<file path="flow/design.v">
module LASER (
    input CLK,
    input RST,
    input [3:0] X,
    input [3:0] Y,
    output reg [3:0] C1X,
    output reg [3:0] C1Y,
    output reg [3:0] C2X,
    output reg [3:0] C2Y,
    output reg DONE);
  parameter DATA_WIDTH      = 4;
  parameter VALID_POINT_NUM = 40;
  parameter VALID_POINT_NUM_BY_FOUR = 10;
  parameter ITER_NUM        = 4;
  parameter VALID_PTS_WIDTH       = 6;
  parameter RADIUS = 4;
  integer idx,depth;
  reg[6:0] currentState, nextState;
  localparam IDLE         = 7'b0000001;
  localparam RD_DATA      = 7'b0000010;
  localparam FIRST_TRY_C1 = 7'b0000100;
  localparam FIND_C2      = 7'b0001000;
  localparam FIND_C1      = 7'b0010000;
  localparam EVAL         = 7'b0100000;
  localparam FINISH         = 7'b1000000;
  wire state_IDLE         = currentState[0];
  wire state_RD_DATA      = currentState[1];
  wire state_FIRST_TRY_C1 = currentState[2];
  wire state_FIND_C2      = currentState[3];
  wire state_FIND_C1      = currentState[4];
  wire state_EVAL         = currentState[5];
  wire state_DONE         = currentState[6];
  reg[5:0] valid_pts_cnt;
  reg[DATA_WIDTH-1:0] row_ptr,col_ptr;
  reg[2:0] iters_cnt ;
  wire[1:0] rd_data_in_switch = valid_pts_cnt[1:0];
  reg[VALID_PTS_WIDTH-1:0] curr_valid_Num_acc_ff;
  reg[VALID_PTS_WIDTH-1:0] best_Num_ff;
  reg[DATA_WIDTH-1:0] bestC1X_ff,bestC1Y_ff,bestC2X_ff,bestC2Y_ff;
  reg[DATA_WIDTH-1:0] valid_pts_X_cir_buf[0:VALID_POINT_NUM_BY_FOUR-1][0:3];
  reg[DATA_WIDTH-1:0] valid_pts_Y_cir_buf[0:VALID_POINT_NUM_BY_FOUR-1][0:3];
  reg [VALID_PTS_WIDTH-1:0] det_inside_C1;
  reg [VALID_PTS_WIDTH-1:0] det_inside_C2;
  reg [VALID_PTS_WIDTH-1:0] curr_valid_Num_acc_wr;
  wire[3:0] pt_is_in;
  wire[DATA_WIDTH-1:0] current_validX1 = valid_pts_X_cir_buf[VALID_POINT_NUM_BY_FOUR-1][0];
  wire[DATA_WIDTH-1:0] current_validY1 = valid_pts_Y_cir_buf[VALID_POINT_NUM_BY_FOUR-1][0];
  wire[DATA_WIDTH-1:0] current_validX2 = valid_pts_X_cir_buf[VALID_POINT_NUM_BY_FOUR-1][1];
  wire[DATA_WIDTH-1:0] current_validY2 = valid_pts_Y_cir_buf[VALID_POINT_NUM_BY_FOUR-1][1];
  wire[DATA_WIDTH-1:0] current_validX3 = valid_pts_X_cir_buf[VALID_POINT_NUM_BY_FOUR-1][2];
  wire[DATA_WIDTH-1:0] current_validY3 = valid_pts_Y_cir_buf[VALID_POINT_NUM_BY_FOUR-1][2];
  wire[DATA_WIDTH-1:0] current_validX4 = valid_pts_X_cir_buf[VALID_POINT_NUM_BY_FOUR-1][3];
  wire[DATA_WIDTH-1:0] current_validY4 = valid_pts_Y_cir_buf[VALID_POINT_NUM_BY_FOUR-1][3];
  wire rd_data_done_f        = valid_pts_cnt == (VALID_POINT_NUM-1) && state_RD_DATA;
  wire valid_pts_traversed_f = valid_pts_cnt == (VALID_POINT_NUM_BY_FOUR-1) &&
       (state_FIND_C1 || state_FIND_C2 || state_FIRST_TRY_C1) ;
  wire first_try_done_f      = row_ptr == 15 && col_ptr == 15
       && state_FIRST_TRY_C1 && valid_pts_traversed_f;
  wire find_C2_done_f      = row_ptr == 15 && col_ptr == 15 && state_FIND_C2;
  wire find_C1_done_f      = row_ptr == 15 && col_ptr == 15 && state_FIND_C1;
  wire value_converged_f   = curr_valid_Num_acc_ff == best_Num_ff && state_EVAL;
  wire iters_done_f        = iters_cnt == ITER_NUM-1;
  always @(posedge CLK)
  begin
    if(RST)
    begin
      currentState <= RD_DATA;
    end
    else
    begin
      currentState <= nextState;
    end
  end
  always @(*)
  begin
    case (currentState)
      IDLE    :
      begin
        nextState            = RD_DATA;
      end
      RD_DATA :
      begin
        nextState            = rd_data_done_f   ? FIRST_TRY_C1 : RD_DATA;
      end
      FIRST_TRY_C1 :
      begin
        nextState            = first_try_done_f ? FIND_C2 : FIRST_TRY_C1;
      end
      FIND_C2 :
      begin
        nextState            = find_C2_done_f ? FIND_C1 : FIND_C2;
      end
      FIND_C1 :
      begin
        nextState            =  find_C1_done_f ? EVAL : FIND_C1;
      end
      EVAL    :
      begin
        nextState            = (iters_done_f || value_converged_f) ? FINISH:FIND_C2;
      end
      FINISH    :
      begin
        nextState            = IDLE;
      end
      default :
      begin
        nextState            = IDLE;
      end
    endcase
  end
  always @(posedge CLK)
  begin
    if(RST)
    begin
      row_ptr <= 0;
      col_ptr <= 0;
    end
    else if(state_IDLE || currentState != nextState)
    begin
      row_ptr <= 0;
      col_ptr <= 0;
    end
    else
    begin
      if(first_try_done_f || find_C1_done_f || find_C2_done_f)
      begin
        row_ptr  <= 0;
        col_ptr  <= 0;
      end
      else
      begin
        row_ptr  <= (col_ptr == 15) && valid_pts_traversed_f ?
                 row_ptr+1 : row_ptr ;
        col_ptr  <= valid_pts_traversed_f ?
                 ((col_ptr==15) ? 0 :col_ptr+1) : col_ptr;
      end
    end
  end
  always @(posedge CLK)
  begin
    if(RST)
    begin
      valid_pts_cnt <= 0;
    end
    else if(state_IDLE || currentState != nextState || valid_pts_traversed_f)
    begin
      valid_pts_cnt <= 0;
    end
    else if(state_RD_DATA)
    begin
      valid_pts_cnt <= valid_pts_cnt + 1;
    end
    else if(state_FIND_C1 || state_FIND_C2 || state_FIRST_TRY_C1)
    begin
      valid_pts_cnt <= valid_pts_cnt + 1;
    end
    else
    begin
      valid_pts_cnt <= valid_pts_cnt;
    end
  end
  always @(posedge CLK)
  begin
    if(RST)
    begin
      iters_cnt <= 0;
    end
    else if(state_IDLE)
    begin
      iters_cnt <= 0;
    end
    else if(find_C1_done_f)
    begin
      iters_cnt <= iters_cnt + 1;
    end
    else
    begin
      ;
    end
  end
  always @(posedge CLK)
  begin
    if(state_RD_DATA)
    begin
      for ( depth = 0 ; depth < 4 ; depth = depth + 1)
        for(idx = 1 ; idx < VALID_POINT_NUM_BY_FOUR ; idx = idx+1)
        begin
          if(rd_data_in_switch==2'b00)
          begin
            valid_pts_X_cir_buf[idx][depth] <= valid_pts_X_cir_buf[idx-1][depth];
            valid_pts_Y_cir_buf[idx][depth] <= valid_pts_Y_cir_buf[idx-1][depth];
          end
        end
      case(rd_data_in_switch)
        2'b00:
        begin
          valid_pts_X_cir_buf[0][0] <= X;
          valid_pts_Y_cir_buf[0][0] <= Y;
        end
        2'b01:
        begin
          valid_pts_X_cir_buf[0][1] <= X;
          valid_pts_Y_cir_buf[0][1] <= Y;
        end
        2'b10:
        begin
          valid_pts_X_cir_buf[0][2] <= X;
          valid_pts_Y_cir_buf[0][2] <= Y;
        end
        2'b11:
        begin
          valid_pts_X_cir_buf[0][3] <= X;
          valid_pts_Y_cir_buf[0][3] <= Y;
        end
        default:
        begin
          valid_pts_X_cir_buf[0][0] <= 0;
          valid_pts_Y_cir_buf[0][0] <= 0;
        end
      endcase
    end
    else if((state_FIND_C1 || state_FIRST_TRY_C1 || state_FIND_C2))
    begin
      for(depth = 0 ;depth < 4 ; depth= depth + 1)
        for(idx = 1 ; idx < VALID_POINT_NUM_BY_FOUR ; idx = idx+1)
        begin
          valid_pts_X_cir_buf[idx][depth] <= valid_pts_X_cir_buf[idx-1][depth];
          valid_pts_Y_cir_buf[idx][depth] <= valid_pts_Y_cir_buf[idx-1][depth];
          valid_pts_X_cir_buf[0][depth] <= valid_pts_X_cir_buf[VALID_POINT_NUM_BY_FOUR-1][depth];
          valid_pts_Y_cir_buf[0][depth] <= valid_pts_Y_cir_buf[VALID_POINT_NUM_BY_FOUR-1][depth];
        end
    end
    else
    begin
      ;
    end
  end
  always @(posedge CLK)
  begin
    if(RST)
    begin
      bestC1X_ff <= 0;
      bestC1Y_ff <= 0;
      bestC2X_ff <= 0;
      bestC2Y_ff <= 0;
      best_Num_ff <= 0;
    end
    else if(state_IDLE)
    begin
      bestC1X_ff <= 0;
      bestC1Y_ff <= 0;
      bestC2X_ff <= 0;
      bestC2Y_ff <= 0;
      best_Num_ff <= 0;
    end
    else if(state_FIRST_TRY_C1 || state_FIND_C1)
    begin
      if(curr_valid_Num_acc_wr >= best_Num_ff)
      begin
        bestC1X_ff <= col_ptr;
        bestC1Y_ff <= row_ptr;
        best_Num_ff <= curr_valid_Num_acc_wr;
      end
      else
      begin
        ;
      end
    end
    else if(state_FIND_C2)
    begin
      if(curr_valid_Num_acc_wr >= best_Num_ff)
      begin
        bestC2X_ff <= col_ptr;
        bestC2Y_ff <= row_ptr;
        best_Num_ff <= curr_valid_Num_acc_wr;
      end
      else
      begin
        ;
      end
    end
    else
    begin
      bestC1X_ff <= bestC1X_ff;
      bestC1Y_ff <= bestC1Y_ff;
      bestC2X_ff <= bestC2X_ff;
      bestC2Y_ff <= bestC2Y_ff;
      best_Num_ff <= best_Num_ff;
    end
  end
  always @(posedge CLK)
  begin
    if(RST)
    begin
      C1X <= 0;
      C1Y <= 0;
      C2X <= 0;
      C2Y <= 0;
      DONE <= 0;
    end
    else if(state_IDLE)
    begin
      C1X <= 0;
      C1Y <= 0;
      C2X <= 0;
      C2Y <= 0;
      DONE <= 0;
    end
    else if(state_DONE)
    begin
      C1X <= bestC1X_ff;
      C1Y <= bestC1Y_ff;
      C2X <= bestC2X_ff;
      C2Y <= bestC2Y_ff;
      DONE <= 1;
    end
    else
    begin
      ;
    end
  end
  reg[DATA_WIDTH-1:0] C1_Xin;
  reg[DATA_WIDTH-1:0] C1_Yin;
  wire[DATA_WIDTH-1:0] C1_Xin_feed = C1_Xin;
  wire[DATA_WIDTH-1:0] C1_Yin_feed = C1_Yin;
  reg[DATA_WIDTH-1:0] C2_Xin;
  reg[DATA_WIDTH-1:0] C2_Yin;
  wire[DATA_WIDTH-1:0] C2_Xin_feed = C2_Xin;
  wire[DATA_WIDTH-1:0] C2_Yin_feed = C2_Yin;
  always @(*)
  begin:DET_IN_INPUTS
    if(state_FIRST_TRY_C1)
    begin
      C1_Xin = col_ptr;
      C1_Yin = row_ptr;
      C2_Xin = col_ptr;
      C2_Yin = row_ptr;
    end
    else if(state_FIND_C1)
    begin
      C1_Xin = col_ptr;
      C1_Yin = row_ptr;
      C2_Xin = bestC2X_ff;
      C2_Yin = bestC2Y_ff;
    end
    else if(state_FIND_C2)
    begin
      C1_Xin = bestC1X_ff;
      C1_Yin = bestC1Y_ff;
      C2_Xin = col_ptr;
      C2_Yin = row_ptr;
    end
    else
    begin
      C1_Xin = 0;
      C1_Yin = 0;
      C2_Xin = 0;
      C2_Yin = 0;
    end
  end
  always @(posedge CLK )
  begin
    if(RST)
    begin
      curr_valid_Num_acc_ff <= 0;
    end
    else if(state_IDLE || valid_pts_traversed_f||currentState!=nextState)
    begin
      curr_valid_Num_acc_ff <= 0;
    end
    else if(state_FIND_C1 || state_FIND_C2 || state_FIRST_TRY_C1)
    begin
      curr_valid_Num_acc_ff <= curr_valid_Num_acc_wr;
    end
    else
    begin
      curr_valid_Num_acc_ff <= curr_valid_Num_acc_ff;
    end
  end
  always @(*)
  begin
    curr_valid_Num_acc_wr = (pt_is_in[0] + pt_is_in[1]) + (pt_is_in[2] +pt_is_in[3])
                          + curr_valid_Num_acc_ff;
  end
  det_inside
    #(
      .RADIUS (RADIUS )
    )
    u_det_inside0(
      .circle1X (C1_Xin_feed ),
      .circle1Y (C1_Yin_feed ),
      .circle2X (C2_Xin_feed ),
      .circle2Y (C2_Yin_feed ),
      .validX   (current_validX1),
      .validY   (current_validY1),
      .pt_is_in (pt_is_in[0] )
    );
  det_inside
    #(
      .RADIUS (RADIUS )
    )
    u_det_inside1(
      .circle1X (C1_Xin_feed ),
      .circle1Y (C1_Yin_feed ),
      .circle2X (C2_Xin_feed ),
      .circle2Y (C2_Yin_feed ),
      .validX   (current_validX2),
      .validY   (current_validY2),
      .pt_is_in (pt_is_in[1] )
    );
  det_inside
    #(
      .RADIUS (RADIUS )
    )
    u_det_inside2(
      .circle1X (C1_Xin_feed ),
      .circle1Y (C1_Yin_feed ),
      .circle2X (C2_Xin_feed ),
      .circle2Y (C2_Yin_feed ),
      .validX   (current_validX3   ),
      .validY   (current_validY3  ),
      .pt_is_in (pt_is_in[2] )
    );
  det_inside
    #(
      .RADIUS (RADIUS )
    )
    u_det_inside3(
      .circle1X (C1_Xin_feed ),
      .circle1Y (C1_Yin_feed ),
      .circle2X (C2_Xin_feed ),
      .circle2Y (C2_Yin_feed ),
      .validX   (current_validX4   ),
      .validY   (current_validY4   ),
      .pt_is_in (pt_is_in[3] )
    );
endmodule
module det_inside(input[3:0] circle1X,
                    input[3:0] circle1Y,
                    input[3:0] circle2X,
                    input[3:0] circle2Y,
                    input[3:0] validX,
                    input[3:0] validY,
                    output pt_is_in);
  parameter RADIUS = 4;
  reg det_inside_C1,det_inside_C2;
  wire signed[4:0] dispC1X = validX - circle1X;
  reg[3:0] absDispC1X;
  wire signed[4:0] dispC1Y = validY - circle1Y;
  reg[3:0] absDispC1Y;
  wire signed[4:0] dispC2X = validX - circle2X;
  reg[3:0] absDispC2X;
  wire signed[4:0] dispC2Y = validY - circle2Y;
  reg[3:0] absDispC2Y;
  always @(*)
  begin: absoulute
    if(dispC1X > 0)
    begin
      absDispC1X = dispC1X;
    end
    else
    begin
      absDispC1X = ~dispC1X+1;
    end
    if(dispC1Y > 0)
    begin
      absDispC1Y = dispC1Y;
    end
    else
    begin
      absDispC1Y = ~dispC1Y+1;
    end
    if(dispC2X > 0)
    begin
      absDispC2X = dispC2X;
    end
    else
    begin
      absDispC2X = ~dispC2X+1;
    end
    if(dispC2Y > 0)
    begin
      absDispC2Y = dispC2Y;
    end
    else
    begin
      absDispC2Y = ~dispC2Y+1;
    end
  end
  always@(*)
  begin: DET_INSIDE
    det_inside_C1 = ((absDispC1X == RADIUS) && (absDispC1Y == 0))
                  || ((absDispC1X == 0) && (absDispC1Y == RADIUS))
                  || (((absDispC1X <= RADIUS - 1) && (absDispC1Y <= RADIUS - 1))
                      && ~((absDispC1X == RADIUS - 1) && (absDispC1Y == RADIUS - 1)));
    det_inside_C2 = ((absDispC2X == RADIUS) && (absDispC2Y == 0))
                  || ((absDispC2X == 0) && (absDispC2Y == RADIUS))
                  || (((absDispC2X <= RADIUS - 1) && (absDispC2Y <= RADIUS - 1))
                      && ~((absDispC2X == RADIUS - 1) && (absDispC2Y == RADIUS - 1)));
  end
  assign pt_is_in = det_inside_C1 || det_inside_C2;
endmodule
</file>
<file path="flow/run.sh">
#!/bin/bash
# the make line also repeats each setting of config.mk as NAME=value (left out here)
make -C /OpenROAD-flow-scripts/flow DESIGN_CONFIG=/design/flow/config.mk WORK_HOME=/design/flow/orfs CLKGATE_MAP_FILE= finish
</file>
<file path="flow/config.mk">
export PLATFORM = sky130hd
export DESIGN_NAME = LASER
export DESIGN_NICKNAME = LASER
export VERILOG_FILES = /design/flow/design.v
export SDC_FILE = /design/flow/constraint.sdc
export NUM_CORES = 4
export LEC_CHECK = 0
export ABC_AREA = 1
export CAP_MARGIN = 20
export CORE_MARGIN = 2
export CORE_UTILIZATION = 70
export CTS_CLUSTER_SIZE = 100
export GPL_ROUTABILITY_DRIVEN = 0
export PLACE_DENSITY_LB_ADDON = 0.13
export SETUP_SLACK_MARGIN = 1.54
export SLEW_MARGIN = 20
export TNS_END_PERCENT = 5
</file>
<file path="flow/constraint.sdc">
create_clock -name core_clock -period 5.4 [get_ports {CLK}]
set_input_delay 1.0800 -clock core_clock [delete_from_list [all_inputs] [get_ports {CLK}]]
set_output_delay 1.0800 -clock core_clock [all_outputs]
set_load 0.01 [all_outputs]
</file>
==> metrics.sh, run 1 <==
DRTANTENNAVIOLNETS=0
NUM-FILL-CELLS=1282
POWER_DENSITY_OVER_THE_CELLS_mW_PER_MM2=580.5
ACHIEVABLE-FREQUENCY_MHz=172.0
PROPORTION_OF_REGISTER_BITS_WITH_ASYNCHRONOUS_SET_OR_RESET_AFTER_SYNTHESIS_PCT=0
DPL.HPWL_MICRONS=28400
SYNTH-CELLS-YOSYS=1812
MIN_DELAY_WORST_ENDPOINT='valid_pts_X_cir_buf[30][3]'
INITIAL_ANTENNA_VIOLATION_COUNT=1
CLOCK-ROOT-BUFFER='sky130_fd_sc_hd__clkbuf_16'
TIMING.MAX_CAP.VIOLATIONS=0
DIE_HEIGHT_MICRONS=165.4
DETAILROUTE.VIA_COUNT=14010
TOP_AREA_SHARE_PCT=52.72
WORSTSETUPENDPOINT='best_Num_ff[2]'
SYNTH_DOMINANT_CELL_COUNT='sky130_fd_sc_hd__nand2_1'
POST_SYNTH_AND_OR_NAND_NOR_AREA_FRACTION_PCT=20.00
TOPCELLSBYAREA='sky130_fd_sc_hd__edfxtp_1, sky130_fd_sc_hd__nand2_1, sky130_fd_sc_hd__dfxtp_1'
CTS_MADE_BUFFERS=38
WL_MICRONS=45040
MIN_DELAY_PATH_DEPTH=0
PRE_CTS_SLACK_NS=-0.4168
FP.COREAREA_SQ_MM=0.02584
CLOCK_NET_POWER_uW=2490
TOP_LEVEL_PORTS=27
POST_SYN_AREA_SQ_MM=0.01823
FLOP_AREA_SQ_MM=0.01100
DETAILEDROUTE.FIRSTPASSITERATIONCOUNT=9
SYNTH.DISTINCT_CELLS=49
NET_COUNT_SYNTH=1924
MIN_CLOCK_PERIOD_POST_ROUTE_NS=5.813
COMB_CELL_POWER_uW=4990
SWITCHING_SHARE_PCT=37.29
SYNTHDOMINANTAREACELLTYPE='sky130_fd_sc_hd__edfxtp_1'
GRT_FIRST_PASS_WIRELENGTH_MICRONS=65890
ROUTE.DETAILED.DRC=0
ROW_COUNT=59
CRIT-REG2REG-CAPTURE='best_Num_ff[2]'
SLOWEST_STAGE='sky130_fd_sc_hd__fa_1'
SEQ_PWR_SHARE_PCT=41.3
ROUTE.LAYER.MET1.WL_MICRONS=17500
CRITICAL_PATH.TOP_DELAY_FAMILY='adder cells'
FAILED_CHECKS='negative setup slack'
PORTBUFFERS=26
YS_SH_MUX_PCT=0
CRITICAL_PATH.STARTPOINT='currentState[4]'
WORST-R2R-CELL-COUNT=36
SYNTH.LOGIC.TOP_FAMILY='simple AND/OR/NAND/NOR gates'
POSTLAYOUTSETUPSLACKWORST_NS=-0.4133
MAX-SLEW-MARGIN-REL_PCT=40.03
AREA_DELTA_SYNTH_FINAL_PCT=20.55
SETUP_REPAIR_AFTER_GLOBAL_ROUTING_MISSED_ITS_MARGIN='true'
GRT_START_MAX_NET_PINS=140
P_SWITCHING_uW=4756
VIA_PER_INST=5.898
COMPOUND_AREA_SHARE_PCT=5.080
NUM-NETS-FINAL=2123
REGTOREGSETUPSLACK_NS=-0.41
GRT_REMAINING_OVERFLOW=0
SYNTHESIZED_AREA_FRACTION_OCCUPIED_BY_XOR_AND_XNOR_CELLS_PCT=1.702
WORST_SETUP_HOLD_PATH_CLK_SLEW_NS=0.06
CRITPATHCAPTURETYPE='flip-flop'
UPPERMOST_LAYER_ROUTED='met4'
HOLD_VIOL_FINAL=0
COMB_POWER_SHARE_PCT=39.2
WORST-SLEW-PIN-TRANSITION_NS=0.8973
GRT_PASS1_VIAS=13020
YOSYS_AREA_SQ_MM=0.01823
AVGROUTEDWIREPERCELL_MICRONS=18.97
CRIT_PATH_START_KIND='flip-flop'
DESIGN.DIE.AREA_SQ_MM=0.02735
CLOCKPOWERSHARE_PCT=19.6
CLOCK_INSERTION_DELAY_WORST_SKEW_NS=0.54
HOLD_SLACK_NS=0.4156
CORE_UTIL_FLOORPLAN_PCT=70.55
SYNTH_FLOPS=389
TIMING.FINAL.MAX_SLEW_VIOLATIONS=0
CRITICAL-PATH-MAX-STAGE-DELAY_NS=0.48
DRT_FIRST_ITER_VIOLATIONS=1619
CLOCK_PATH_BUFFERS=3
POST_SYNTH_INST_COUNT=1812
OUTCOME='finished with violations'
CLOCK_TREE_FROM_TRITONCTS='done'
PATH_BUFFERS=8
HP-CLASS='reg2reg'
TRACK_USAGE_PCT=31.51
SYNTH-SEQ-AREA-SHARE_PCT=60.30
CTS-HTREE-LEVELS=2
DR_WL_MET3_MICRONS=3578
STAGE_LOG_WARNINGS=59
MI_LOGIC_AREA_SQ_MM=0.006943
SYN-MEAN-INSTANCE-AREA_SQ_UM=10.06
FIN_CRIT_SH_PCT=107.7
DIE_X_MICRONS=165.4
FINAL.SETUP_SKEW_NS=0.01684
SYNTHESIS.YOSYS.WARNINGS=4
CRITICALPATHCATEGORY='reg2reg'
WORSTREG2REGSTART='currentState[4]'
CRITICAL_PATH.MAX_FANOUT=4
CRIT_CELLS=36
POST_SYNTH_MOST_FREQUENT_CELLS='sky130_fd_sc_hd__nand2_1, sky130_fd_sc_hd__edfxtp_1, sky130_fd_sc_hd__inv_1'
REPORTED_LEAKAGE_POWER_uW=0.009625
IR_WORST_VDD_mV=0.8853
FA_HA_AREA_SHARE_PCT=7.125
TIMING.CRITICAL_PATH.REQUIRED_NS=5.84
SEQ_CELL_POWER_uW=5270
SETUP-VIOLATIONS-FINAL=22
SYNTH-EDFF-COUNT=320
FF_TYPE='sky130_fd_sc_hd__edfxtp_1'
TRITONCTS_NUM_SINKS=389
DOMINANT_POWER_GROUP='sequential cells'
HP-START='valid_pts_X_cir_buf[26][3]'
CELL_INTERNAL_PWR_uW=8000
WORST-ENDPOINT-ARRIVAL_NS=6.25
ROUTED-WL-MET2_MICRONS=21000
CRITICAL_PATH.MOST_COMMON_CELL='sky130_fd_sc_hd__inv_1'
CTS_HOLD_REPAIR.BUFFERS=0
## layout make-up
cell class                 instances  share of cell area (%)
antenna                            1                 0.01139
clock buffer                      44                   4.430
clock inverter                    24                  0.8712
inverter                         261                   4.561
multi-input combinational       1145                   31.60
sequential                       389                   50.05
tap                              335                   1.908
timing repair buffer             175                   6.543
timing repair inverter             1                 0.03416
## stage by stage
step	cell area [sq um]	TNS (ns)	utilization (%)	power, uW	cells
2_1_floorplan	18290	0	-	8087	1812
3_3_place_gp	19800	-3.945	76.62	9149	2274
3_5_place_dp	19800	-8.040	76.62	9400	2274
4_1_cts	21270	-0.8161	82.31	12140	2354
5_1_grt	21970	-11.63	85.04	13480	2374
6_report	21970	-5.833	85.05	12760	2375
## repair_timing
item / CTS / global route
resized: 65 / 130
buffers inserted: 11 / 20
cloned: 1 / 0
pin swaps: 24 / 67
endpoints found under the setup margin: 28 / 28
## layer usage
layer,global-route usage [%],vias up
li1,-,6470
met1,40.27,6533
met2,51.16,772
met3,5.619,232
met4,17.91,0
met5,0,-
==> run 2: changes to the inputs <==
- CORE_UTILIZATION: 70 -> 72
- CTS_CLUSTER_SIZE: 100 -> 15
- GPL_ROUTABILITY_DRIVEN: 0 -> default
- PLACE_DENSITY_LB_ADDON: 0.13 -> 0.03
- SETUP_SLACK_MARGIN: 1.54 -> 0.99
- TNS_END_PERCENT: 5 -> default
- clock period: 5.4 -> 3.51 ns (I/O delays scaled with it)
==> run 2 against run 1 <==
The run now fails in 5_1_grt. Synthesized cell count stayed put. Area after synthesis is the same. Die size down 2.7%.
==> metrics.sh, run 2 <==
FA_HA_AREA_SHARE_PCT=7.125
STOP_ERROR='[ERROR GRT-0232] Routing congestion too high. Check the congestion heatmap in the GUI.'
HALTSTAGE='5_1_grt'
SYNTH.DISTINCT_CELLS=49
CLOCK_PATH_BUFFERS=3
CLOCK-ROOT-BUFFER='sky130_fd_sc_hd__clkbuf_16'
TRITONCTS_NUM_SINKS=389
CTS-HTREE-LEVELS=2
PLACED_CELLS=2414
POST_SYN_AREA_SQ_MM=0.01823
DIE_X_MICRONS=163.1
OUTCOME='did not finish'
GRT_REMAINING_OVERFLOW=1204
TOPCELLSBYAREA='sky130_fd_sc_hd__edfxtp_1, sky130_fd_sc_hd__nand2_1, sky130_fd_sc_hd__dfxtp_1'
SYNTH_DOMINANT_CELL_COUNT='sky130_fd_sc_hd__nand2_1'
YOSYS_AREA_SQ_MM=0.01823
FF_TYPE='sky130_fd_sc_hd__edfxtp_1'
PROPORTION_OF_REGISTER_BITS_WITH_ASYNCHRONOUS_SET_OR_RESET_AFTER_SYNTHESIS_PCT=0
DPL.HPWL_MICRONS=36490
DIE_HEIGHT_MICRONS=163.1
COMPOUND_AREA_SHARE_PCT=5.080
SYNTH_FLOPS=389
YS_SH_MUX_PCT=0
DESIGN.DIE.AREA_SQ_MM=0.02660
SYNTH-SEQ-AREA-SHARE_PCT=60.30
POST_SYNTH_AND_OR_NAND_NOR_AREA_FRACTION_PCT=20.00
PORTBUFFERS=26
NET_COUNT_SYNTH=1924
CTS_HOLD_REPAIR.BUFFERS=0
SYNTHDOMINANTAREACELLTYPE='sky130_fd_sc_hd__edfxtp_1'
POST_SYNTH_MOST_FREQUENT_CELLS='sky130_fd_sc_hd__nand2_1, sky130_fd_sc_hd__edfxtp_1, sky130_fd_sc_hd__inv_1'
ROW_COUNT=58
CORE_UTIL_FLOORPLAN_PCT=72.80
SYNTH.LOGIC.TOP_FAMILY='simple AND/OR/NAND/NOR gates'
SYNTH-CELLS-YOSYS=1812
POST_SYNTH_INST_COUNT=1812
FP.COREAREA_SQ_MM=0.02504
TRACK_USAGE_PCT=89.48
SYNTHESIS.YOSYS.WARNINGS=4
SYNTH-EDFF-COUNT=320
GLOBALPLACE.CONGESTION=0.9341
TOP_LEVEL_PORTS=27
TOP_AREA_SHARE_PCT=52.72
CTS_MADE_BUFFERS=38
SYNTHESIZED_AREA_FRACTION_OCCUPIED_BY_XOR_AND_XNOR_CELLS_PCT=1.702
SYN-MEAN-INSTANCE-AREA_SQ_UM=10.06
## run 2: metrics by stage
step                      setup WS [ns]  area (sq um)  hold WS [ns]
after floorplan                  -1.669         18450        0.4003
after global placement           -2.082         21090        0.4002
after detailed placement         -2.411         21090        0.4045
after CTS                        -2.244         23010        0.4141
## run 2: what timing repair did
action,in CTS
gates cloned,3
endpoints found under the setup margin,362
pin swaps,64
resized,148
buffers inserted,19
## run 2: per-layer routing
layer / GRT overflow / track usage [%]
met1: 7 / 84.17
met4: 374 / 101.8
met2: 812 / 110.9
met3: 11 / 68.97
met5: 0 / 30.49
==> run 3: changes to the inputs <==
- ABC_AREA: 1 -> default
- CORE_UTILIZATION: 72 -> 40
- GPL_ROUTABILITY_DRIVEN: default -> 1
- GPL_TIMING_DRIVEN: default -> 0
- HOLD_SLACK_MARGIN: default -> 0.16
- PLACE_DENSITY: default -> 0.79
- PLACE_DENSITY_LB_ADDON: 0.03 -> default
- SETUP_SLACK_MARGIN: 0.99 -> default
- SLEW_MARGIN: 20 -> 40
- clock period: 3.51 -> 9.96 ns (I/O delays scaled with it)
==> run 3 against run 2 <==
Now clean on timing, DRC and antenna. Synthesized cell count shrank 24%. Area after synthesis shrank 2.4%. Die size grew 73%.
==> metrics.sh, run 3 <==
OUTCOME='timing/DRC/antenna clean'
FP.COREAREA_SQ_MM=0.04403
TIMING.FINAL.MAX_SLEW_VIOLATIONS=0
CTS_MADE_BUFFERS=40
PROPORTION_OF_REGISTER_BITS_WITH_ASYNCHRONOUS_SET_OR_RESET_AFTER_SYNTHESIS_PCT=0
CRITPATHCAPTURETYPE='flip-flop'
MI_LOGIC_AREA_SQ_MM=0.006284
FIN_CRIT_SH_PCT=81.20
GRT_START_MAX_NET_PINS=47
WORSTSETUPENDPOINT='best_Num_ff[1]'
CELL_INTERNAL_PWR_uW=4511
POST_SYNTH_INST_COUNT=1380
STAGE_LOG_WARNINGS=49
FA_HA_AREA_SHARE_PCT=9.140
TRITONCTS_NUM_SINKS=389
FLOP_AREA_SQ_MM=0.01099
CRITICAL_PATH.MAX_FANOUT=10
POST_SYNTH_AND_OR_NAND_NOR_AREA_FRACTION_PCT=8.528
DETAILEDROUTE.FIRSTPASSITERATIONCOUNT=5
SEQ_PWR_SHARE_PCT=45.4
SLOWEST_STAGE='sky130_fd_sc_hd__fa_1'
TOP_LEVEL_PORTS=27
DRT_FIRST_ITER_VIOLATIONS=858
TOPCELLSBYAREA='sky130_fd_sc_hd__edfxtp_1, sky130_fd_sc_hd__dfxtp_1, sky130_fd_sc_hd__ha_1'
GRT_FIRST_PASS_WIRELENGTH_MICRONS=57500
CRIT_CELLS=32
DIE_X_MICRONS=214.8
HP-START='valid_pts_X_cir_buf[17][0]'
SETUP-VIOLATIONS-FINAL=0
HOLD_VIOL_FINAL=0
CLOCK_NET_POWER_uW=1470
CRITICAL_PATH.MOST_COMMON_CELL='sky130_fd_sc_hd__ha_1'
CTS_HOLD_REPAIR.BUFFERS=0
PORTBUFFERS=26
CLOCKPOWERSHARE_PCT=21.6
COMB_CELL_POWER_uW=2240
CTS-RESIZED-GATES=0
SYNTH.DISTINCT_CELLS=78
PLACE_AREA_SQ_MM=0.01893
DIE_HEIGHT_MICRONS=214.8
AREA_DELTA_SYNTH_FINAL_PCT=13.76
WORST_SETUP_HOLD_PATH_CLK_SLEW_NS=0.06
DETAILROUTE.VIA_COUNT=10830
CTS-HTREE-LEVELS=2
SYNTH-CELLS-YOSYS=1380
WORST-ENDPOINT-ARRIVAL_NS=8.50
POWER_DENSITY_OVER_THE_CELLS_mW_PER_MM2=336.3
DRTANTENNAVIOLNETS=0
CRIT-REG2REG-CAPTURE='best_Num_ff[1]'
CLOCK-ROOT-BUFFER='sky130_fd_sc_hd__clkbuf_16'
CORE_UTIL_FLOORPLAN_PCT=40.39
GRT_REMAINING_OVERFLOW=0
P_SWITCHING_uW=2292
DOMINANT_POWER_GROUP='sequential cells'
ROW_COUNT=77
TIMING.CRITICAL_PATH.REQUIRED_NS=10.37
CLOCK_INSERTION_DELAY_WORST_SKEW_NS=0.55
WL_MICRONS=37350
POST_SYN_AREA_SQ_MM=0.01778
NET_COUNT_SYNTH=1492
TRACK_USAGE_PCT=16.03
DPL.HPWL_MICRONS=26340
INITIAL_ANTENNA_VIOLATION_COUNT=0
SYNTH-EDFF-COUNT=320
LAYOUT.CELLS.NON_FILLER=2077
IR_WORST_VDD_mV=0.1500
ANTENNA_CELLS_INSERTED=0
SYNTHESIZED_AREA_FRACTION_OCCUPIED_BY_XOR_AND_XNOR_CELLS_PCT=5.172
CRITICAL-PATH-MAX-STAGE-DELAY_NS=0.54
CTS_SETUP_BUFFERS=0
ACHIEVABLE-FREQUENCY_MHz=123.7
GRT_PASS1_VIAS=10570
MAX-SLEW-MARGIN-REL_PCT=44.11
CRIT_PATH_START_KIND='flip-flop'
NUM-FILL-CELLS=3842
PATH_BUFFERS=5
YS_SH_MUX_PCT=3.434
SYNTH_FLOPS=389
FF_TYPE='sky130_fd_sc_hd__edfxtp_1'
MIN_DELAY_WORST_ENDPOINT='valid_pts_X_cir_buf[21][0]'
CRITICAL_PATH.TOP_DELAY_FAMILY='adder cells'
SYNTH_DOMINANT_CELL_COUNT='sky130_fd_sc_hd__edfxtp_1'
SYNTHDOMINANTAREACELLTYPE='sky130_fd_sc_hd__edfxtp_1'
CRITICALPATHCATEGORY='reg2reg'
WORST-SLEW-PIN-TRANSITION_NS=0.8320
YOSYS_AREA_SQ_MM=0.01778
ROUTE.DETAILED.DRC=0
NUM-NETS-FINAL=1567
AVGROUTEDWIREPERCELL_MICRONS=17.98
CLOCK_PATH_BUFFERS=3
FINAL.SETUP.TNS_NS=0
GLOBALPLACE.CONGESTION=0.8625
WORSTREG2REGSTART='currentState[2]'
SWITCHING_SHARE_PCT=33.69
FIN_AREA_SQ_MM=0.02023
WORST-R2R-CELL-COUNT=32
SYN-MEAN-INSTANCE-AREA_SQ_UM=12.89
DESIGN.DIE.AREA_SQ_MM=0.04616
REGTOREGSETUPSLACK_NS=1.87
SEQ_CELL_POWER_uW=3090
FINAL.SETUP_SKEW_NS=0.01124
CLOCK_TREE_FROM_TRITONCTS='done'
SYNTHESIS.YOSYS.WARNINGS=4
COMB_POWER_SHARE_PCT=33.0
MIN_CLOCK_PERIOD_POST_ROUTE_NS=8.087
TIMING.MAX_CAP.VIOLATIONS=0
SYNTH.LOGIC.TOP_FAMILY='adder cells'
SYNTH-SEQ-AREA-SHARE_PCT=61.81
SETUP_REPAIR_AFTER_GLOBAL_ROUTING_MISSED_ITS_MARGIN='false'
PLACED_CELLS=2005
MIN_DELAY_PATH_DEPTH=0
CRITICAL_PATH.STARTPOINT='currentState[2]'
COMPOUND_AREA_SHARE_PCT=8.992
HP-CLASS='reg2reg'
VIA_PER_INST=5.212
TOP_AREA_SHARE_PCT=54.04
REPORTED_LEAKAGE_POWER_uW=0.007274
POST_SYNTH_MOST_FREQUENT_CELLS='sky130_fd_sc_hd__edfxtp_1, sky130_fd_sc_hd__nor2_1, sky130_fd_sc_hd__ha_1'
POSTLAYOUTCOREUTIL_PCT=45.95
==> run 3: per-stage QoR <==
step / setup WS (ns) / power, uW / hold slack, ns
2_1_floorplan: 1.472 / 4808 / 0.4003
3_3_place_gp: -1.017 / 5246 / 0.4002
3_5_place_dp: 1.909 / 5326 / 0.4045
4_1_cts: 1.900 / 6833 / 0.4138
5_1_grt: 1.429 / 7223 / 0.4185
6_report: 1.873 / 6804 / 0.4146
==> run 3: cell type report <==
type / instances / share of cell area, %
Buffer: 42 / 0.9216
Clock buffer: 50 / 5.307
Clock inverter: 22 / 1.089
Inverter: 89 / 1.651
Multi-Input combinational cell: 860 / 31.06
Sequential cell: 389 / 54.33
Tap cell: 592 / 3.662
Timing Repair Buffer: 33 / 1.979
==> run 3: per-layer routing <==
metal | vias up | global-route usage, % | part of all wire [%]
li1 | 5221 | - | -
met1 | 5258 | 22.40 | 48
met2 | 271 | 23.89 | 43
met3 | 75 | 3.694 | 5.2
met4 | 0 | 6.991 | 3.7
met5 | - | 0 | 0
==> run 4: changes to the inputs <==
- CAP_MARGIN: 20 -> 40
- CORE_UTILIZATION: 40 -> 67
- CTS_CLUSTER_DIAMETER: default -> 370
- CTS_CLUSTER_SIZE: 15 -> 18
- GPL_ROUTABILITY_DRIVEN: 1 -> default
- GPL_TIMING_DRIVEN: 0 -> default
- HOLD_SLACK_MARGIN: 0.16 -> 0.29
- PLACE_DENSITY: 0.79 -> default
- SETUP_SLACK_MARGIN: default -> 0.89
- SLEW_MARGIN: 40 -> 0
- TNS_END_PERCENT: default -> 5
- clock period: 9.96 -> 3.51 ns (I/O delays scaled with it)
==> run 4 against run 3 <==
Now fails the layout checks on negative setup slack. Utilization rose by 39 points. Fmax rose by 30%. Count of clock-buffer cells in the layout fell by 18. Flip-flop count did not move. Via count rose by 16%. Total power rose to 3.1 times the previous value. First-iteration DRC count rose by 50%. Critical path depth fell by 2.
==> metrics.sh, run 4 <==
POST_SYNTH_AND_OR_NAND_NOR_AREA_FRACTION_PCT=8.528
DESIGN.DIE.AREA_SQ_MM=0.02786
DIE_HEIGHT_MICRONS=166.9
SYNTH-CELLS-YOSYS=1380
DRTANTENNAVIOLNETS=0
GLOBALPLACE.CONGESTION=0.9649
PLACE_AREA_SQ_MM=0.02089
MAX-SLEW-MARGIN-REL_PCT=53.85
AREA_DELTA_SYNTH_FINAL_PCT=24.91
HP-START='valid_pts_Y_cir_buf[18][2]'
NUM-NETS-FINAL=1823
HOLD_VIOL_FINAL=0
CLOCKPOWERSHARE_PCT=12.9
REPORTED_LEAKAGE_POWER_uW=0.008537
SYNTH.DISTINCT_CELLS=78
WORSTSETUPENDPOINT='bestC2Y_ff[1]'
IR_WORST_VDD_mV=0.8738
CTS_HOLD_REPAIR.BUFFERS=0
WORST-R2R-CELL-COUNT=30
PROPORTION_OF_REGISTER_BITS_WITH_ASYNCHRONOUS_SET_OR_RESET_AFTER_SYNTHESIS_PCT=0
MIN_DELAY_PATH_DEPTH=0
POST_SYNTH_INST_COUNT=1380
TIMING.MAX_CAP.VIOLATIONS=0
CELL_INTERNAL_PWR_uW=13650
DPL.HPWL_MICRONS=32250
SYNTH_FLOPS=389
FINAL.SETUP_SKEW_NS=0.01857
ROW_COUNT=59
MIN_DELAY_WORST_ENDPOINT='valid_pts_Y_cir_buf[22][2]'
POWER_DENSITY_OVER_THE_CELLS_mW_PER_MM2=960.8
VIA_PER_INST=6.128
TIMING.FINAL.MAX_SLEW_VIOLATIONS=0
SEQ_CELL_POWER_uW=8860
DOMINANT_POWER_GROUP='combinational cells'
FLOP_AREA_SQ_MM=0.01100
GRT_START_MAX_NET_PINS=89
DRT_FIRST_ITER_VIOLATIONS=1291
POST_SYNTH_MOST_FREQUENT_CELLS='sky130_fd_sc_hd__edfxtp_1, sky130_fd_sc_hd__nor2_1, sky130_fd_sc_hd__ha_1'
HP-CLASS='reg2reg'
CORE_UTIL_FLOORPLAN_PCT=68.24
SWITCHING_SHARE_PCT=36.03
TRITONCTS_NUM_SINKS=389
SLOWEST_STAGE='sky130_fd_sc_hd__fa_1'
SYNTH-SEQ-AREA-SHARE_PCT=61.81
CTS-HTREE-LEVELS=1
MIN_CLOCK_PERIOD_POST_ROUTE_NS=6.198
ANTENNA_CELLS_INSERTED=0
SETUP_REPAIR_AFTER_GLOBAL_ROUTING_MISSED_ITS_MARGIN='true'
P_TOTAL_uW=21340
CRIT_CELLS=30
DETAILEDROUTE.FIRSTPASSITERATIONCOUNT=8
TRACK_USAGE_PCT=32.28
FIN_CRIT_SH_PCT=176.6
WORSTREG2REGSTART='currentState[4]'
P_SWITCHING_uW=7688
MI_LOGIC_AREA_SQ_MM=0.007023
TIMING.CRITICAL_PATH.REQUIRED_NS=3.94
SYNTH_DOMINANT_CELL_COUNT='sky130_fd_sc_hd__edfxtp_1'
SYNTH.LOGIC.TOP_FAMILY='adder cells'
REGTOREGSETUPSLACK_NS=-2.69
CRITICAL_PATH.STARTPOINT='currentState[4]'
POST_SYN_AREA_SQ_MM=0.01778
SYNTHESIZED_AREA_FRACTION_OCCUPIED_BY_XOR_AND_XNOR_CELLS_PCT=5.172
WORST-SLEW-PIN-TRANSITION_NS=0.6860
PORTBUFFERS=26
TOPCELLSBYAREA='sky130_fd_sc_hd__edfxtp_1, sky130_fd_sc_hd__dfxtp_1, sky130_fd_sc_hd__ha_1'
DIE_X_MICRONS=166.9
YOSYS_AREA_SQ_MM=0.01778
STAGE_LOG_WARNINGS=55
CLOCK_NET_POWER_uW=2760
CLOCK_PATH_BUFFERS=3
TOP_AREA_SHARE_PCT=54.04
AVGROUTEDWIREPERCELL_MICRONS=22.46
GRT_FIRST_PASS_WIRELENGTH_MICRONS=69270
GRT_REMAINING_OVERFLOW=0
SYNTHDOMINANTAREACELLTYPE='sky130_fd_sc_hd__edfxtp_1'
WORST-ENDPOINT-ARRIVAL_NS=6.63
CRITICALPATHCATEGORY='reg2reg'
SEQ_PWR_SHARE_PCT=41.5
GRT_PASS1_VIAS=12660
SYN-MEAN-INSTANCE-AREA_SQ_UM=12.89
NET_COUNT_SYNTH=1492
FF_TYPE='sky130_fd_sc_hd__edfxtp_1'
TOP_LEVEL_PORTS=27
COMB_POWER_SHARE_PCT=45.5
FP.COREAREA_SQ_MM=0.02606
DETAILROUTE.VIA_COUNT=12580
WL_MICRONS=46110
INITIAL_ANTENNA_VIOLATION_COUNT=0
YS_SH_MUX_PCT=3.434
COMPOUND_AREA_SHARE_PCT=8.992
SETUP-VIOLATIONS-FINAL=28
CRITICAL_PATH.MAX_FANOUT=8
COMB_CELL_POWER_uW=9720
NUM-FILL-CELLS=1242
SYNTHESIS.YOSYS.WARNINGS=4
ACHIEVABLE-FREQUENCY_MHz=161.3
WORST_SETUP_HOLD_PATH_CLK_SLEW_NS=0.08
CRITICAL-PATH-MAX-STAGE-DELAY_NS=0.47
FAILED_CHECKS='negative setup slack'
CRITICAL_PATH.TOP_DELAY_FAMILY='AND-OR/OR-AND gates'
ROUTE.DETAILED.DRC=0
OUTCOME='finished with violations'
CRIT-REG2REG-CAPTURE='bestC2Y_ff[1]'
POSTLAYOUTSETUPSLACKWORST_NS=-2.688
SYNTH-EDFF-COUNT=320
CLOCK-ROOT-BUFFER='sky130_fd_sc_hd__clkbuf_16'
CLOCK_INSERTION_DELAY_WORST_SKEW_NS=0.56
FA_HA_AREA_SHARE_PCT=9.140
PATH_BUFFERS=4
CLOCK_TREE_FROM_TRITONCTS='done'
CRITPATHCAPTURETYPE='flip-flop'
FIN_AREA_SQ_MM=0.02221
CRIT_PATH_START_KIND='flip-flop'
CTS_MADE_BUFFERS=25
[run 4: layer usage]
metal	part of all wire [%]	track usage (%)
met5	0	0
met4	4.5	12.63
met3	7.5	4.539
met2	48	54.37
met1	40	42.87
[run 4: metrics by stage]
step	TNS, ns	util, %	instances	setup slack (ns)	hold WS (ns)
2_1_floorplan	-68.17	-	1380	-2.259	0.4003
3_3_place_gp	-70.36	80.16	2006	-2.774	0.4003
3_5_place_dp	-74.59	80.16	2006	-2.942	0.4045
4_1_cts	-66.66	83.89	2049	-2.682	0.4168
5_1_grt	-73.47	85.24	2053	-2.957	0.4239
6_report	-65.79	85.24	2053	-2.688	0.4155
[run 4: repair_timing]
item                       4_1_cts  5_1_grt
hold endpoints to repair         0        0
resized                         47       61
pin swaps                       29       32
setup buffers                    9        4
setup endpoints to repair       34       39
[run 4: layout make-up]
cell class,count,share of cell area (%)
Timing Repair Buffer,346,12.43
Inverter,89,1.521
Tap cell,335,1.887
Sequential cell,389,49.53
Clock buffer,32,2.935
Clock inverter,2,0.07886
Multi-Input combinational cell,860,31.62
==> run 5: changes to the inputs <==
- ABC_AREA: default -> 1
- CAP_MARGIN: 40 -> 20
- CORE_UTILIZATION: 67 -> 70
- CTS_CLUSTER_DIAMETER: 370 -> default
- CTS_CLUSTER_SIZE: 18 -> 60
- HOLD_SLACK_MARGIN: 0.29 -> default
- PLACE_DENSITY_LB_ADDON: default -> 0.13
- SETUP_SLACK_MARGIN: 0.89 -> 1.13
- SLEW_MARGIN: 0 -> 20
- TNS_END_PERCENT: 5 -> default
- clock period: 3.51 -> 3.82 ns (I/O delays scaled with it)
==> run 5 against run 4 <==
The flow now stops in 5_1_grt. Area after synthesis grew 2.5%. Die size down 1.8%. Synthesized cell count up 31%.
==> metrics.sh, run 5 <==
OUTCOME='did not finish'
HALTSTAGE='5_1_grt'
STOP_ERROR='[ERROR GRT-0232] Routing congestion too high. Check the congestion heatmap in the GUI.'
PROPORTION_OF_REGISTER_BITS_WITH_ASYNCHRONOUS_SET_OR_RESET_AFTER_SYNTHESIS_PCT=0
TOP_AREA_SHARE_PCT=52.72
TRACK_USAGE_PCT=63.98
ROW_COUNT=59
GRT_REMAINING_OVERFLOW=26
SYNTH-CELLS-YOSYS=1812
SYNTH_DOMINANT_CELL_COUNT='sky130_fd_sc_hd__nand2_1'
SYNTH.DISTINCT_CELLS=49
POST_SYNTH_AND_OR_NAND_NOR_AREA_FRACTION_PCT=20.00
POST_SYN_AREA_SQ_MM=0.01823
SYNTH.LOGIC.TOP_FAMILY='simple AND/OR/NAND/NOR gates'
SYNTHESIS.YOSYS.WARNINGS=4
YOSYS_AREA_SQ_MM=0.01823
CTS_MADE_BUFFERS=39
DIE_X_MICRONS=165.4
SYN-MEAN-INSTANCE-AREA_SQ_UM=10.06
POST_SYNTH_MOST_FREQUENT_CELLS='sky130_fd_sc_hd__nand2_1, sky130_fd_sc_hd__edfxtp_1, sky130_fd_sc_hd__inv_1'
FP.COREAREA_SQ_MM=0.02584
CLOCK_PATH_BUFFERS=3
DIE_HEIGHT_MICRONS=165.4
GLOBALPLACE.CONGESTION=0.9753
TRITONCTS_NUM_SINKS=389
YS_SH_MUX_PCT=0
CTS-HTREE-LEVELS=2
SYNTHESIZED_AREA_FRACTION_OCCUPIED_BY_XOR_AND_XNOR_CELLS_PCT=1.702
FA_HA_AREA_SHARE_PCT=7.125
COMPOUND_AREA_SHARE_PCT=5.080
DPL.HPWL_MICRONS=35370
SYNTH-SEQ-AREA-SHARE_PCT=60.30
SYNTHDOMINANTAREACELLTYPE='sky130_fd_sc_hd__edfxtp_1'
CORE_UTIL_FLOORPLAN_PCT=70.55
PLACE_AREA_SQ_MM=0.02101
PORTBUFFERS=26
FF_TYPE='sky130_fd_sc_hd__edfxtp_1'
TOP_LEVEL_PORTS=27
SYNTH_FLOPS=389
POST_SYNTH_INST_COUNT=1812
DESIGN.DIE.AREA_SQ_MM=0.02735
CLOCK-ROOT-BUFFER='sky130_fd_sc_hd__clkbuf_16'
TOPCELLSBYAREA='sky130_fd_sc_hd__edfxtp_1, sky130_fd_sc_hd__nand2_1, sky130_fd_sc_hd__dfxtp_1'
SYNTH-EDFF-COUNT=320
NET_COUNT_SYNTH=1924
run 5: what timing repair did:
item / in CTS
gates cloned: 3
resized: 130
setup buffers: 22
hold buffers: 0
pin swaps: 36
setup endpoints to repair: 362
run 5: metrics by stage:
step,power [uW],setup slack [ns],utilization [%],TNS [ns],std cells
after CTS,19870,-1.668,88.59,-40.20,2503
after detailed placement,14650,-1.878,81.31,-44.04,2409
after global placement,14090,-1.709,81.31,-39.89,2409
after floorplan,11490,-1.357,-,-28.35,1812
run 5: routing by layer:
metal  global-route usage [%]  GRT overflow
met5                    21.97             0
met3                    45.78             2
met1                    66.22             2
met2                    82.37            11
met4                    58.07            11
==> run 6: changes to the inputs <==
- ABC_AREA: 1 -> default
- CTS_CLUSTER_SIZE: 60 -> 24
- PLACE_DENSITY_LB_ADDON: 0.13 -> default
- SETUP_SLACK_MARGIN: 1.13 -> 1.19
- clock period: 3.82 -> 6.62 ns (I/O delays scaled with it)
==> run 6 against run 5 <==
Now clean on timing, DRC and antenna. Die size fell by 2.4%. Area after synthesis is 2.4% lower. Synthesized cell count fell by 24%.
==> metrics.sh, run 6 <==
FIN_CRIT_SH_PCT=96.44
TOP_LEVEL_PORTS=27
DETAILROUTE.VIA_COUNT=11750
CRIT-REG2REG-CAPTURE='bestC2X_ff[1]'
MIN_DELAY_PATH_DEPTH=0
AVGROUTEDWIREPERCELL_MICRONS=23.64
COMB_CELL_POWER_uW=4080
ROW_COUNT=58
POST_SYNTH_AND_OR_NAND_NOR_AREA_FRACTION_PCT=8.528
HP-CLASS='reg2reg'
SYNTHESIZED_AREA_FRACTION_OCCUPIED_BY_XOR_AND_XNOR_CELLS_PCT=5.172
TIMING.MAX_CAP.VIOLATIONS=0
PORTBUFFERS=26
CRITICAL_PATH.MAX_FANOUT=8
FA_HA_AREA_SHARE_PCT=9.140
NET_COUNT_SYNTH=1492
ANTENNA_CELLS_INSERTED=0
CTS_HOLD_REPAIR.BUFFERS=0
CRIT_PATH_START_KIND='flip-flop'
SYNTHESIS.YOSYS.WARNINGS=4
PLACED_CELLS=1728
HP-START='valid_pts_Y_cir_buf[7][2]'
SETUP-VIOLATIONS-FINAL=0
POST_SYNTH_INST_COUNT=1380
CORE_UTIL_FLOORPLAN_PCT=71.02
TRITONCTS_NUM_SINKS=389
SYNTH-CELLS-YOSYS=1380
FINAL.SETUP_SKEW_NS=0.01239
DOMINANT_POWER_GROUP='sequential cells'
FP.COREAREA_SQ_MM=0.02504
SYNTH_DOMINANT_CELL_COUNT='sky130_fd_sc_hd__edfxtp_1'
SETUP_REPAIR_AFTER_GLOBAL_ROUTING_MISSED_ITS_MARGIN='true'
ACHIEVABLE-FREQUENCY_MHz=156.6
SEQ_PWR_SHARE_PCT=43.0
TIMING.FINAL.MAX_SLEW_VIOLATIONS=0
SYNTH.LOGIC.TOP_FAMILY='adder cells'
HOLD_SLACK_NS=0.4118
POWER_DENSITY_OVER_THE_CELLS_mW_PER_MM2=535.9
CRIT_CELLS=31
TOPCELLSBYAREA='sky130_fd_sc_hd__edfxtp_1, sky130_fd_sc_hd__dfxtp_1, sky130_fd_sc_hd__ha_1'
GRT_REMAINING_OVERFLOW=0
REPORTED_LEAKAGE_POWER_uW=0.007637
DIE_X_MICRONS=163.4
CRITPATHCAPTURETYPE='flip-flop'
YOSYS_AREA_SQ_MM=0.01778
MIN_CLOCK_PERIOD_POST_ROUTE_NS=6.384
WL_MICRONS=43360
CLOCKPOWERSHARE_PCT=20.6
DESIGN.DIE.AREA_SQ_MM=0.02669
GRT_PASS1_VIAS=11630
WORSTREG2REGSTART='currentState[4]'
P_TOTAL_uW=11220
YS_SH_MUX_PCT=3.434
CLOCK_INSERTION_DELAY_WORST_SKEW_NS=0.54
CRITICAL_PATH.TOP_DELAY_FAMILY='adder cells'
IR_WORST_VDD_mV=0.5693
CLOCK_NET_POWER_uW=2320
STAGE_LOG_WARNINGS=56
SYNTH_FLOPS=389
DRTANTENNAVIOLNETS=0
GRT_FIRST_PASS_WIRELENGTH_MICRONS=65850
WORST-ENDPOINT-ARRIVAL_NS=6.77
FF_TYPE='sky130_fd_sc_hd__edfxtp_1'
DRT_FIRST_ITER_VIOLATIONS=1332
CLOCK-ROOT-BUFFER='sky130_fd_sc_hd__clkbuf_16'
OUTCOME='timing/DRC/antenna clean'
POSTLAYOUTCOREUTIL_PCT=83.61
AREA_DELTA_SYNTH_FINAL_PCT=17.72
WORSTSETUPENDPOINT='bestC2X_ff[1]'
SYN-MEAN-INSTANCE-AREA_SQ_UM=12.89
GRT_START_MAX_NET_PINS=197
PATH_BUFFERS=5
SYNTHDOMINANTAREACELLTYPE='sky130_fd_sc_hd__edfxtp_1'
ROUTE.DETAILED.DRC=0
SEQ_CELL_POWER_uW=4830
REGTOREGSETUPSLACK_NS=0.24
SYNTH.DISTINCT_CELLS=78
SLOWEST_STAGE='sky130_fd_sc_hd__fa_2'
SYNTH-EDFF-COUNT=320
HOLD_VIOL_FINAL=0
CELL_INTERNAL_PWR_uW=7206
TOP_AREA_SHARE_PCT=54.04
CTS_MADE_BUFFERS=39
CLOCK_PATH_BUFFERS=3
SWITCHING_SHARE_PCT=35.77
COMB_POWER_SHARE_PCT=36.3
PROPORTION_OF_REGISTER_BITS_WITH_ASYNCHRONOUS_SET_OR_RESET_AFTER_SYNTHESIS_PCT=0
DPL.HPWL_MICRONS=27670
CRITICAL-PATH-MAX-STAGE-DELAY_NS=0.50
VIA_PER_INST=6.407
P_SWITCHING_uW=4013
DIE_HEIGHT_MICRONS=163.4
TIMING.CRITICAL_PATH.REQUIRED_NS=7.00
FINAL.SETUP.TNS_NS=0
TRACK_USAGE_PCT=32.88
SYNTH-SEQ-AREA-SHARE_PCT=61.81
DETAILEDROUTE.FIRSTPASSITERATIONCOUNT=7
GLOBALPLACE.CONGESTION=0.9489
LAYOUT.CELLS.NON_FILLER=1834
WORST-SLEW-PIN-TRANSITION_NS=1.041
MAX-SLEW-MARGIN-REL_PCT=30.58
WORST_SETUP_HOLD_PATH_CLK_SLEW_NS=0.06
MIN_DELAY_WORST_ENDPOINT='valid_pts_Y_cir_buf[11][2]'
INITIAL_ANTENNA_VIOLATION_COUNT=0
CTS-HTREE-LEVELS=2
POST_SYNTH_MOST_FREQUENT_CELLS='sky130_fd_sc_hd__edfxtp_1, sky130_fd_sc_hd__nor2_1, sky130_fd_sc_hd__ha_1'
CRITICAL_PATH.STARTPOINT='currentState[4]'
WORST-R2R-CELL-COUNT=31
POST_SYN_AREA_SQ_MM=0.01778
CLOCK_TREE_FROM_TRITONCTS='done'
COMPOUND_AREA_SHARE_PCT=8.992
CRITICALPATHCATEGORY='reg2reg'
NUM-NETS-FINAL=1585
-- run 6: layer usage --
metal,vias to the layer above,part of all wire [%],global-route usage (%)
li1,5261,-,-
met1,5704,40,44.27
met2,611,47,52.30
met3,174,8.1,6.247
met4,0,5.4,15.37
met5,-,0,0
-- run 6: metrics by stage --
step | setup WS, ns | instance area (sq um)
2_1_floorplan | 0.8283 | 18140
3_3_place_gp | 0.04411 | 18860
3_5_place_dp | -0.1938 | 18860
4_1_cts | 0.3890 | 20740
5_1_grt | 0.04667 | 20930
6_report | 0.2358 | 20930
-- run 6: layout make-up --
class / count / area (sq um)
Tap cell: 330 / 412.9
Clock buffer: 49 / 1076
Inverter: 89 / 339.1
Clock inverter: 23 / 277.8
Timing Repair Buffer: 94 / 810.8
Multi-Input combinational cell: 860 / 7014
Fill cell: 1231 / 4103
Sequential cell: 389 / 11000
-- run 6: what timing repair did --
item	in CTS	in global routing
setup endpoints to repair	26	23
buffers inserted	26	8
pin swaps	43	9
resized	66	26
==> run 7: changes to the inputs <==
- ABC_AREA: default -> 0
- CORE_UTILIZATION: 70 -> 67
- CTS_CLUSTER_SIZE: 24 -> 100
- SETUP_SLACK_MARGIN: 1.19 -> 1.01
- clock period: 6.62 -> 3.51 ns (I/O delays scaled with it)
==> run 7 against run 6 <==
The layout now fails its checks (negative setup slack). Worst setup slack worse by 3.1 ns. Sequential power up 87%. Clock skew up 0.020 ns. Via count up 19%. Register-to-register slack worse by 3.1 ns. Count of clock-buffer cells in the layout down 2. Largest power group is now combinational cells.
==> metrics.sh, run 7 <==
OUTCOME='finished with violations'
FAILED_CHECKS='negative setup slack'
WORSTREG2REGSTART='currentState[4]'
CRIT-REG2REG-CAPTURE='bestC2X_ff[3]'
CORE_UTIL_FLOORPLAN_PCT=68.24
TIMING.CRITICAL_PATH.REQUIRED_NS=3.92
STAGE_LOG_WARNINGS=54
TOP_LEVEL_PORTS=27
FP.COREAREA_SQ_MM=0.02606
HOLD_SLACK_NS=0.4140
PORTBUFFERS=26
TRACK_USAGE_PCT=36.40
SYNTH_DOMINANT_CELL_COUNT='sky130_fd_sc_hd__edfxtp_1'
SETUP_REPAIR_AFTER_GLOBAL_ROUTING_MISSED_ITS_MARGIN='true'
GRT_START_MAX_NET_PINS=89
SYNTHDOMINANTAREACELLTYPE='sky130_fd_sc_hd__edfxtp_1'
CRIT_CELLS=27
P_SWITCHING_uW=8985
GLOBALPLACE.CONGESTION=0.9649
SLOWEST_STAGE='sky130_fd_sc_hd__fa_1'
SEQ_CELL_POWER_uW=9020
DIE_X_MICRONS=166.9
WL_MICRONS=55800
HOLD_VIOL_FINAL=0
CTS-HTREE-LEVELS=2
SETUP-VIOLATIONS-FINAL=28
MAX-SLEW-MARGIN-REL_PCT=36.43
REPORTED_LEAKAGE_POWER_uW=0.009032
CTS_MADE_BUFFERS=38
ANTENNA_CELLS_INSERTED=0
CRITICAL_PATH.MAX_FANOUT=8
DOMINANT_POWER_GROUP='combinational cells'
TIMING.FINAL.MAX_SLEW_VIOLATIONS=0
P_TOTAL_uW=24240
SYNTH.LOGIC.TOP_FAMILY='adder cells'
COMPOUND_AREA_SHARE_PCT=8.992
WORST_SETUP_HOLD_PATH_CLK_SLEW_NS=0.07
MIN_DELAY_WORST_ENDPOINT='valid_pts_X_cir_buf[5][1]'
REGTOREGSETUPSLACK_NS=-2.91
NUM-NETS-FINAL=1854
CLOCK_PATH_BUFFERS=3
POST_SYNTH_INST_COUNT=1380
DETAILROUTE.VIA_COUNT=13960
SYNTH_FLOPS=389
YS_SH_MUX_PCT=3.434
CRITICALPATHCATEGORY='reg2reg'
GRT_REMAINING_OVERFLOW=0
DIE_HEIGHT_MICRONS=166.9
CRIT_PATH_START_KIND='flip-flop'
FIN_CRIT_SH_PCT=183.0
WORST-ENDPOINT-ARRIVAL_NS=6.83
CRITICAL_PATH.TOP_DELAY_FAMILY='AND-OR/OR-AND gates'
NET_COUNT_SYNTH=1492
CLOCK_NET_POWER_uW=4460
CLOCK-ROOT-BUFFER='sky130_fd_sc_hd__clkbuf_16'
SYNTH.DISTINCT_CELLS=78
INITIAL_ANTENNA_VIOLATION_COUNT=1
SYNTH-CELLS-YOSYS=1380
CLOCKPOWERSHARE_PCT=18.4
POSTLAYOUTCOREUTIL_PCT=89.10
FINAL.SETUP_SKEW_NS=0.03282
CELL_INTERNAL_PWR_uW=15250
CLOCK_INSERTION_DELAY_WORST_SKEW_NS=0.55
CRITICAL_PATH.STARTPOINT='currentState[4]'
DPL.HPWL_MICRONS=32250
TIMING.MAX_CAP.VIOLATIONS=0
TOPCELLSBYAREA='sky130_fd_sc_hd__edfxtp_1, sky130_fd_sc_hd__dfxtp_1, sky130_fd_sc_hd__ha_1'
ROUTE.DETAILED.DRC=0
DETAILEDROUTE.FIRSTPASSITERATIONCOUNT=6
MIN_DELAY_PATH_DEPTH=0
WORST-SLEW-PIN-TRANSITION_NS=0.9449
PRE_CTS_SLACK_NS=-2.942
POST_SYN_AREA_SQ_MM=0.01778
SYNTH-SEQ-AREA-SHARE_PCT=61.81
FF_TYPE='sky130_fd_sc_hd__edfxtp_1'
AREA_DELTA_SYNTH_FINAL_PCT=30.57
SYN-MEAN-INSTANCE-AREA_SQ_UM=12.89
TRITONCTS_NUM_SINKS=389
GRT_PASS1_VIAS=13530
ACHIEVABLE-FREQUENCY_MHz=155.7
CRITICAL-PATH-MAX-STAGE-DELAY_NS=0.53
HP-START='valid_pts_X_cir_buf[1][1]'
VIA_PER_INST=6.629
DRT_FIRST_ITER_VIOLATIONS=2053
YOSYS_AREA_SQ_MM=0.01778
WORST-R2R-CELL-COUNT=27
AVGROUTEDWIREPERCELL_MICRONS=26.50
PROPORTION_OF_REGISTER_BITS_WITH_ASYNCHRONOUS_SET_OR_RESET_AFTER_SYNTHESIS_PCT=0
POSTLAYOUTSETUPSLACKWORST_NS=-2.913
POST_SYNTH_AND_OR_NAND_NOR_AREA_FRACTION_PCT=8.528
DRTANTENNAVIOLNETS=0
PATH_BUFFERS=4
WORSTSETUPENDPOINT='bestC2X_ff[3]'
CRITICAL_PATH.MOST_COMMON_CELL='sky130_fd_sc_hd__buf_4'
POWER_DENSITY_OVER_THE_CELLS_mW_PER_MM2=1044
SYNTH-EDFF-COUNT=320
GRT_FIRST_PASS_WIRELENGTH_MICRONS=77220
SWITCHING_SHARE_PCT=37.07
SYNTHESIZED_AREA_FRACTION_OCCUPIED_BY_XOR_AND_XNOR_CELLS_PCT=5.172
SYNTHESIS.YOSYS.WARNINGS=4
MIN_CLOCK_PERIOD_POST_ROUTE_NS=6.423
POST_SYNTH_MOST_FREQUENT_CELLS='sky130_fd_sc_hd__edfxtp_1, sky130_fd_sc_hd__nor2_1, sky130_fd_sc_hd__ha_1'
CRITPATHCAPTURETYPE='flip-flop'
HP-CLASS='reg2reg'
SEQ_PWR_SHARE_PCT=37.2
TOP_AREA_SHARE_PCT=54.04
ROW_COUNT=59
CLOCK_TREE_FROM_TRITONCTS='done'
IR_WORST_VDD_mV=1.002
DESIGN.DIE.AREA_SQ_MM=0.02786
COMB_POWER_SHARE_PCT=44.4
COMB_CELL_POWER_uW=10800
FA_HA_AREA_SHARE_PCT=9.140
-- run 7: final cells by class --
cell class | instances | area [sq um]
flip-flops and latches | 389 | 11000
clock buffers | 47 | 1016
repair buffers | 363 | 2924
inverters | 89 | 340.3
fillers | 992 | 2841
well taps | 335 | 419.2
multi-input cells | 861 | 7187
clock inverters | 22 | 330.3
-- run 7: stage by stage --
| step | cells | instance area [sq um] | setup TNS [ns] |
|---|---|---|---|
| 6_report | 2106 | 23220 | -73.40 |
| 5_1_grt | 2106 | 23220 | -78.53 |
| 4_1_cts | 2092 | 22760 | -65.35 |
| 3_5_place_dp | 2006 | 20890 | -74.59 |
| 3_3_place_gp | 2006 | 20890 | -70.36 |
| 2_1_floorplan | 1380 | 18060 | -68.17 |
-- run 7: timing repair --
item / in CTS / in global routing
gates cloned: 0 / 2
endpoints found under the setup margin: 34 / 122
resized: 89 / 65
pin swaps: 42 / 32
hold buffers: 0 / 0
buffers inserted: 17 / 12
-- run 7: layer usage --
| metal | track usage [%] | vias to the layer above | part of all wire, % |
|---|---|---|---|
| met2 | 60.60 | 1159 | 47 |
| li1 | - | 5797 | - |
| met5 | 0 | - | 0.022 |
| met4 | 18.63 | 2 | 7.3 |
| met1 | 45.44 | 6648 | 35 |
| met3 | 7.438 | 355 | 11 |
Power is estimated from default activity; no workload was simulated.
